Setup of P:
Design axi_to_apb_bridge, start of the top module:
module axi_to_apb_bridge (
    input  logic        clk,
    input  logic        rst_n,
    input  logic [31:0] awaddr,
    input  logic        awvalid,
    output logic        awready,
    input  logic [31:0] wdata,
    input  logic        wvalid,
    output logic        wready,
    output logic        bvalid,
    input  logic        bready,
    output logic        PSEL,
    output logic        PENABLE,
    output logic        PWRITE,
    output logic [31:0] PADDR,
    output logic [31:0] PWDATA
);
    typedef enum logic [2:0] {IDLE, SETUP, ACCESS, WAIT_DONE} state_t;
    state_t state;
    logic [31:0] addr_reg;
    int burst_cnt;
    localparam int burst_len = 4;
    always_ff @(posedge clk or negedge rst_n) begin
        if (!rst_n) begin
            state     <= IDLE;
            awready   <= 0;
            wready    <= 0;
            bvalid    <= 0;
            PSEL      <= 0;
            PENABLE   <= 0;
            PWRITE    <= 0;
            PADDR     <= 0;
            PWDATA    <= 0;
            addr_reg  <= 0;
            burst_cnt <= 0;
        end else begin
            case (state)
                IDLE: begin
                    if (awvalid) begin
                        awready <= 1;
                    end
                    if (awvalid && awready) begin
                        addr_reg  <= awaddr;
                        burst_cnt <= 0;
                        awready   <= 0;
                        state     <= SETUP;
                    end
                end
                SETUP: begin
                    if (wvalid) begin
                        wready  <= 1;
                        PADDR   <= addr_reg;
                        PWDATA  <= wdata;
                        PWRITE  <= 1;
                        PSEL    <= 1;
                        state   <= ACCESS;
                    end
                end
                ACCESS: begin
                    wready  <= 0;
                    PENABLE <= 1;
                    state   <= WAIT_DONE;
                end
                WAIT_DONE: begin
                    PENABLE <= 0;
                    PSEL    <= 0;
                    PWRITE  <= 0;
                    burst_cnt <= burst_cnt + 1;
                    addr_reg  <= addr_reg + 4;
                    if (burst_cnt == burst_len - 1) begin
  ...
For scale: roughly 640 cells after synthesis, about 140 flip-flops, ~6800 um2 of cells after synthesis.
Settings: LEC_CHECK=0, CAP_MARGIN=20, CORE_MARGIN=2, CORE_UTILIZATION=40, CTS_CLUSTER_DIAMETER=288, CTS_CLUSTER_SIZE=63, HOLD_SLACK_MARGIN=-0.1, SETUP_SLACK_MARGIN=-0.5, SLEW_MARGIN=20; clock period 5.0 ns.
run.sh (not shown) runs the stock make flow with config.mk's settings and CLKGATE_MAP_FILE=.
P reached the final stage; the timing, DRC and antenna checks on its layout passed.
#### Input delta (Q over P)
# P
export LEC_CHECK = 0
export CAP_MARGIN = 20
export CORE_MARGIN = 2
export CORE_UTILIZATION = 40
export CTS_CLUSTER_DIAMETER = 288
export CTS_CLUSTER_SIZE = 63
export HOLD_SLACK_MARGIN = -0.1
export SETUP_SLACK_MARGIN = -0.5
export SLEW_MARGIN = 20
create_clock -name core_clock -period 5.0 [get_ports {clk}]
# Q
export LEC_CHECK = 0
export CAP_MARGIN = 20
export CORE_MARGIN = 2
export CORE_UTILIZATION = 60
export SLEW_MARGIN = 20
create_clock -name core_clock -period 2.18 [get_ports {clk}]
Findings:
On clock network power share, the higher figure sits with Q, not P.
Relative to P, the fraction of area in multi-input gates of Q is lower by 1.0 points.
[Q vs P] total of clock buffers placed in the layout: higher in Q
Comparing Q and P, combinational fraction of design power is lower on P.
Per the comparison of Q with P, final clock period utilization by the worst path increased by 32 points relative to the old numbers; utilization after layout increased by 30 points relative to the old numbers.
Inputs modified between Q and R:
# Q
export LEC_CHECK = 0
export CAP_MARGIN = 20
export CORE_MARGIN = 2
export CORE_UTILIZATION = 60
export SLEW_MARGIN = 20
create_clock -name core_clock -period 2.18 [get_ports {clk}]
# R
export LEC_CHECK = 0
export CAP_MARGIN = 20
export CORE_MARGIN = 2
export CORE_UTILIZATION = 72
export PLACE_DENSITY_LB_ADDON = 0.01
export SLEW_MARGIN = 20
create_clock -name core_clock -period 0.917 [get_ports {clk}]
Q and R: one clean run, Q; the rest did not finish clean. Synthesized area: R vs Q identical. Row count | R below Q. Summary: with Q as the reference, routability congestion estimate in R moved down slightly. R vs Q: height of the die down by a little under 10%. Area of the synthesized netlist per yosys stat: Q vs R identical. When R is measured against Q, its floorplan core density turns out 12 points higher. The area of the die of R is lower than that of Q. R does better than Q on area inside the core boundary. Any difference in count of pins on the block boundary between R and Q is small enough to ignore. R -> Q: synthesized cell count delta 0, exact match.

========
Setup of v41:
axi_to_apb_bridge again, from the RTL that the note above started with.
==> flow/config.mk <==
export PLATFORM = sky130hd
export DESIGN_NAME = axi_to_apb_bridge
export DESIGN_NICKNAME = axi_to_apb_bridge
export VERILOG_FILES = /design/flow/design.v
export SDC_FILE = /design/flow/constraint.sdc
export NUM_CORES = 4
export LEC_CHECK = 0
export CAP_MARGIN = 20
export CELL_PAD_IN_SITES_DETAIL_PLACEMENT = 1
export CORE_ASPECT_RATIO = 1.71
export CORE_MARGIN = 2
export CORE_UTILIZATION = 72
export CTS_CLUSTER_DIAMETER = 257
export PLACE_DENSITY_LB_ADDON = 0.05
export SETUP_SLACK_MARGIN = 0.09
export SLEW_MARGIN = 20
export TNS_END_PERCENT = 10
==> flow/constraint.sdc <==
create_clock -name core_clock -period 1.8 [get_ports {clk}]
set_input_delay 0.3600 -clock core_clock [delete_from_list [all_inputs] [get_ports {clk}]]
set_output_delay 0.3600 -clock core_clock [all_outputs]
set_load 0.01 [all_outputs]
Stage in which a tool error killed v41: detailed placement.
[inputs] v7 vs v41
Settings: a deleted CELL_PAD_IN_SITES_DETAIL_PLACEMENT that had been 1; a deleted CORE_ASPECT_RATIO that had been 1.71; a change of CORE_UTILIZATION from 72 to 68; a deleted PLACE_DENSITY_LB_ADDON that had been 0.05; a deleted CTS_CLUSTER_DIAMETER that had been 257; a deleted SETUP_SLACK_MARGIN that had been 0.09; a deleted TNS_END_PERCENT that had been 10; a change of the clock period (ns, I/O delays scaled along) from 1.8 to 3.26.
- Synthesis area per yosys: v41 vs v7 identical
- Share of async-settable or async-resettable flops after synthesis: v7 vs v41 identical
- Re synthesized cell count: no difference whatsoever between v41 and v7.
- Fraction of synthesized cell area in xor and xnor cells of v41 is on par with v7.
- Compared to v41, v7 has horizontal extent of the die 33% higher.
- Compared to v41, v7 has placeable core area 5.5% higher.
- In v7 relative to v41, vertical extent of the die had gone down by more than 10%.
- What v41 reported for total die size has to be multiplied by 1.05 to get the figure for v7.
- Weighted congestion at the end of routability-driven global placement in v7 is about 5% below v41.
- v7 was carried through to the last stage, and its layout satisfied the timing, DRC and antenna checks.
- v7 vs. v41: floorplan core density fell 3.8 points; number of core rows fell 10.
> inputs changed (v7 -> v52)
Settings: CTS_CLUSTER_SIZE newly set to 68; CORE_UTILIZATION changed from 68 to 66; the clock period (ns, I/O delays scaled along) changed from 3.26 to 2.03.
==> results <==
- Cmp v52 vs v7: area of all placed cells without fillers higher in v52
- The higher switching share of power of v52 and v7 is in v52.
- Buffer and inverter count on the worst path: v52 vs v7 up 1
- On met1 wire length: between v52 and v7, it ends up higher for v52.
- Register-to-register slack delta for v52 relative to v7: 720 ps lower
- v52: all stages done; final checks FAILED (negative setup slack).
> inputs changed (v52 -> v33)
Settings: CTS_CLUSTER_SIZE: 68 -> unset; CORE_UTILIZATION: 66 -> 58; the clock period (ns, I/O delays scaled along): 2.03 -> 2.18.
Delta (v33 minus v52): synthesized cell count comparable; cell area now smaller; wire length of the first global-routing pass moved down; maximum frequency +6.8%. Area growth from synthesis to final layout in v33 is 1.6 points lower than in v52. Depth of the most critical reg-to-reg path (v33 over v52): decrease, 1. Every stage of the flow completed for v33, and the final layout passed the timing, DRC and antenna checks. Total of clock buffers placed in the layout: v33 > v52. The higher number of setup violations in the final report of v52 and v33 is in v52.
> inputs changed (v33 -> v42)
Settings: changing CORE_UTILIZATION from 58 to 40; changing the clock period (ns, I/O delays scaled along) from 2.18 to 5.0.
v42 ended with more standard-cell row count than v33.
v33 → v42: clock tree buffer count of the final layout fell by 5, wire length per cell after detailed routing fell by 8.3%.
Compared with v33, in v42 die area went up about 43%, combinational power went down about 60%, placement-stage cell area went down 2.2%.
Side by side, total power turned out lower in v42 than in v33.
For v51, these inputs were changed with respect to v42:
Settings: the clock period (ns, I/O delays scaled along) now 3.26, was 5.0.
--- outcome ---
- Going from v42 to v51, the maximum number of pins on one net before global-route repair was found to have gone up by 1.
- Changes observed in v51 relative to v42: power higher; initial antenna violation count higher; detailed-route wire length level.
- Post-detailed-route via-to-cell ratio for v51: about 0.47% down relative to v42
- Final cell count essentially unchanged between v51 and v42.
- Via count of the first global-routing pass in v51 vs v42: up 0.81%

========
== red ==
Starting RTL as in the previous note.
==> flow/config.mk <==
export PLATFORM = sky130hd
export DESIGN_NAME = axi_to_apb_bridge
export DESIGN_NICKNAME = axi_to_apb_bridge
export VERILOG_FILES = /design/flow/design.v
export SDC_FILE = /design/flow/constraint.sdc
export NUM_CORES = 4
export LEC_CHECK = 0
export ABC_AREA = 1
export CAP_MARGIN = 20
export CELL_PAD_IN_SITES_DETAIL_PLACEMENT = 1
export CELL_PAD_IN_SITES_GLOBAL_PLACEMENT = 1
export CORE_MARGIN = 5
export CORE_UTILIZATION = 52
export CTS_CLUSTER_DIAMETER = 226
export GPL_ROUTABILITY_DRIVEN = 0
export GPL_TIMING_DRIVEN = 0
export MIN_ROUTING_LAYER = met2
export PLACE_DENSITY = 0.88
export SETUP_SLACK_MARGIN = 0.25
export SLEW_MARGIN = 20
export TNS_END_PERCENT = 50
==> flow/constraint.sdc <==
create_clock -name core_clock -period 2.43 [get_ports {clk}]
set_input_delay 0.4860 -clock core_clock [delete_from_list [all_inputs] [get_ports {clk}]]
set_output_delay 0.4860 -clock core_clock [all_outputs]
set_load 0.01 [all_outputs]
red did not finish: a tool error stopped it during clock tree synthesis (4_1_cts).
Inputs modified between red and blue:
Settings: a deleted CTS_CLUSTER_DIAMETER that had been 226; a deleted TNS_END_PERCENT that had been 50; a deleted CELL_PAD_IN_SITES_DETAIL_PLACEMENT that had been 1; a deleted MIN_ROUTING_LAYER that had been met2; a deleted CELL_PAD_IN_SITES_GLOBAL_PLACEMENT that had been 1; a change of CORE_UTILIZATION from 52 to 32; a deleted ABC_AREA that had been 1; a deleted SETUP_SLACK_MARGIN that had been 0.25; a change of CORE_MARGIN from 5 to 2; a deleted GPL_ROUTABILITY_DRIVEN that had been 0; a deleted PLACE_DENSITY that had been 0.88; a deleted GPL_TIMING_DRIVEN that had been 0; a change of the clock period (ns, I/O delays scaled along) from 2.43 to 7.07.
--- outcome ---
Higher initial core utilization was reported by red, not blue.
Number of cell rows: blue vs red up 10
The run showing the smaller multiplexer share of the synthesized area is red.
blue did not stop at any stage, and its layout met the timing, DRC and antenna checks.
blue vs red: chip area up by more than a quarter
blue vs red: area share of xor/xnor cells in the synthesized design up
blue ended with less number of instances in the synthesized netlist than red.
In the flow results for blue and red, the Yosys chip area is larger on red.
The inputs of green differ from those of blue as listed below.
Settings: SETUP_SLACK_MARGIN now 1.9, previously not set; CORE_UTILIZATION now 56, was 32; TNS_END_PERCENT now 15, previously not set.
## What came out
In summary, green completed successfully, with a layout that passed the timing, DRC and antenna checks. [green] overall global routing resource usage rose 11 points relative to blue. Taking blue as the reference, in green clock network power share increased 1.6 points; overall via count from detail_route decreased about 1.7%; setup slack of the critical path after layout essentially unchanged.
Inputs modified between green and orange:
Settings: clearing TNS_END_PERCENT, which used to be 15; clearing SETUP_SLACK_MARGIN, which used to be 1.9; swapping 56 for 66 in CORE_UTILIZATION; putting CTS_CLUSTER_SIZE at 42 where nothing was set; swapping 7.07 for 1.88 in the clock period (ns, I/O delays scaled along).
Findings:
orange is listed as incomplete: the tool reported an error in global routing (5_1_grt) and the run ended there. orange vs. green: post-CTS setup repair buffer count higher; die height fell by about 8%. Between green and orange, the flow reports placed cell count increasing by a little under 10%. As far as post-synthesis share of cell area spent on xor and xnor gates goes, green and orange are indistinguishable; the numbers are identical.

========
oak:
axi_to_apb_bridge again, from the RTL that the note above started with.
clock: 0.917 ns
lec_check: 0
abc_area: 1
cap_margin: 20
core_margin: 2
core_utilization: 72
cts_cluster_size: 72
place_density_lb_addon: 0.01
setup_slack_margin: 0.27
slew_margin: 20
oak got as far as 3_3_place_gp, where a tool error ended the run.
The following lists how pine was set up differently from oak:
# oak
export LEC_CHECK = 0
export ABC_AREA = 1
export CAP_MARGIN = 20
export CORE_MARGIN = 2
export CORE_UTILIZATION = 72
export CTS_CLUSTER_SIZE = 72
export PLACE_DENSITY_LB_ADDON = 0.01
export SETUP_SLACK_MARGIN = 0.27
export SLEW_MARGIN = 20
create_clock -name core_clock -period 0.917 [get_ports {clk}]
# pine
export LEC_CHECK = 0
export CAP_MARGIN = 20
export CORE_MARGIN = 2
export CORE_UTILIZATION = 67
export CTS_CLUSTER_SIZE = 37
export SLEW_MARGIN = 20
create_clock -name core_clock -period 1.81 [get_ports {clk}]
==> comparison <==
pine never completed; the flow aborted with a tool error in 4_1_cts. Changes observed in pine relative to oak: cell count in the Yosys report decreased by about 37% relative to the old numbers, synthesized area decreased about 6%. | synthesized cell count | pine vs oak | 375 lower |. Compound-gate portion of the synthesized area (lower): oak. Effective utilization at floorplan ended up 4.6 points lower on pine than on oak. Between pine and oak, horizontal die size is higher for pine, oak comes in under that. Cmp pine vs oak: area of the synthesized netlist per yosys stat lower in pine.
The inputs of birch differ from those of pine as listed below.
# pine
export LEC_CHECK = 0
export CAP_MARGIN = 20
export CORE_MARGIN = 2
export CORE_UTILIZATION = 67
export CTS_CLUSTER_SIZE = 37
export SLEW_MARGIN = 20
create_clock -name core_clock -period 1.81 [get_ports {clk}]
# birch
export LEC_CHECK = 0
export CAP_MARGIN = 20
export CORE_MARGIN = 2
export CORE_UTILIZATION = 65
export CTS_CLUSTER_SIZE = 37
export SLEW_MARGIN = 20
create_clock -name core_clock -period 1.98 [get_ports {clk}]
==> comparison <==
- pine -> birch: post-synthesis cell count delta 0, exact match
- The fraction of registers with async set/reset on pine is in line with that on birch.
- The higher die width came out of birch.
- Comparing birch and pine, placer congestion estimate is higher on birch.
- Number of placement rows of birch exceeds that of pine by a few percent.
- The number of placed instances with taps included in birch sits 27 below the value recorded for pine.
- pine fits on a die that is smaller than the die of birch.
- None of the runs birch and pine ends with a clean layout.
- pine did not make it past 4_1_cts, where a tool error ended it.
- Compared with pine, floorplan core area in birch increased by a few percent.
- Number of top-level pins: birch vs pine identical
### birch -> maple
# birch
export LEC_CHECK = 0
export CAP_MARGIN = 20
export CORE_MARGIN = 2
export CORE_UTILIZATION = 65
export CTS_CLUSTER_SIZE = 37
export SLEW_MARGIN = 20
create_clock -name core_clock -period 1.98 [get_ports {clk}]
# maple
export LEC_CHECK = 0
export CAP_MARGIN = 20
export CORE_MARGIN = 2
export CORE_UTILIZATION = 68
export CTS_CLUSTER_SIZE = 37
export SLEW_MARGIN = 20
create_clock -name core_clock -period 1.81 [get_ports {clk}]
### Flow results
Status(maple) = ERROR, stage = 4_1_cts
Row post-place instance area: maple higher / birch lower
Cmp maple vs birch: standard-cell row count lower in maple
Average footprint of a synthesized cell of birch is on par with maple.
The total die area in maple was lower than what birch gave.
The number of placed cells counting well taps of maple exceeds that of birch by 3.3%.
--- input diff maple..cedar ---
# maple
export LEC_CHECK = 0
export CAP_MARGIN = 20
export CORE_MARGIN = 2
export CORE_UTILIZATION = 68
export CTS_CLUSTER_SIZE = 37
export SLEW_MARGIN = 20
create_clock -name core_clock -period 1.81 [get_ports {clk}]
# cedar
export LEC_CHECK = 0
export CAP_MARGIN = 20
export CORE_MARGIN = 2
export CORE_UTILIZATION = 66
export CTS_CLUSTER_SIZE = 37
export SETUP_SLACK_MARGIN = -0.16
export SLEW_MARGIN = 20
create_clock -name core_clock -period 1.81 [get_ports {clk}]
Notes after the runs:
- Of maple and cedar, none finishes clean.
- cedar did not finish; the tool stopped in 5_1_grt with error DPL-0038.
- As the logs show, maple stopped at 4_1_cts after a tool error, so it never reached the end of the flow.
- maple -> cedar: number of placed instances, taps included flat
- Taking maple as the reference, in cedar global placement routability congestion fell by about 4%; post-placement cell area shows no meaningful change; cell area after synthesis about even; pre-CTS setup slack now sits higher.
Power is estimated from default activity; no workload was simulated.
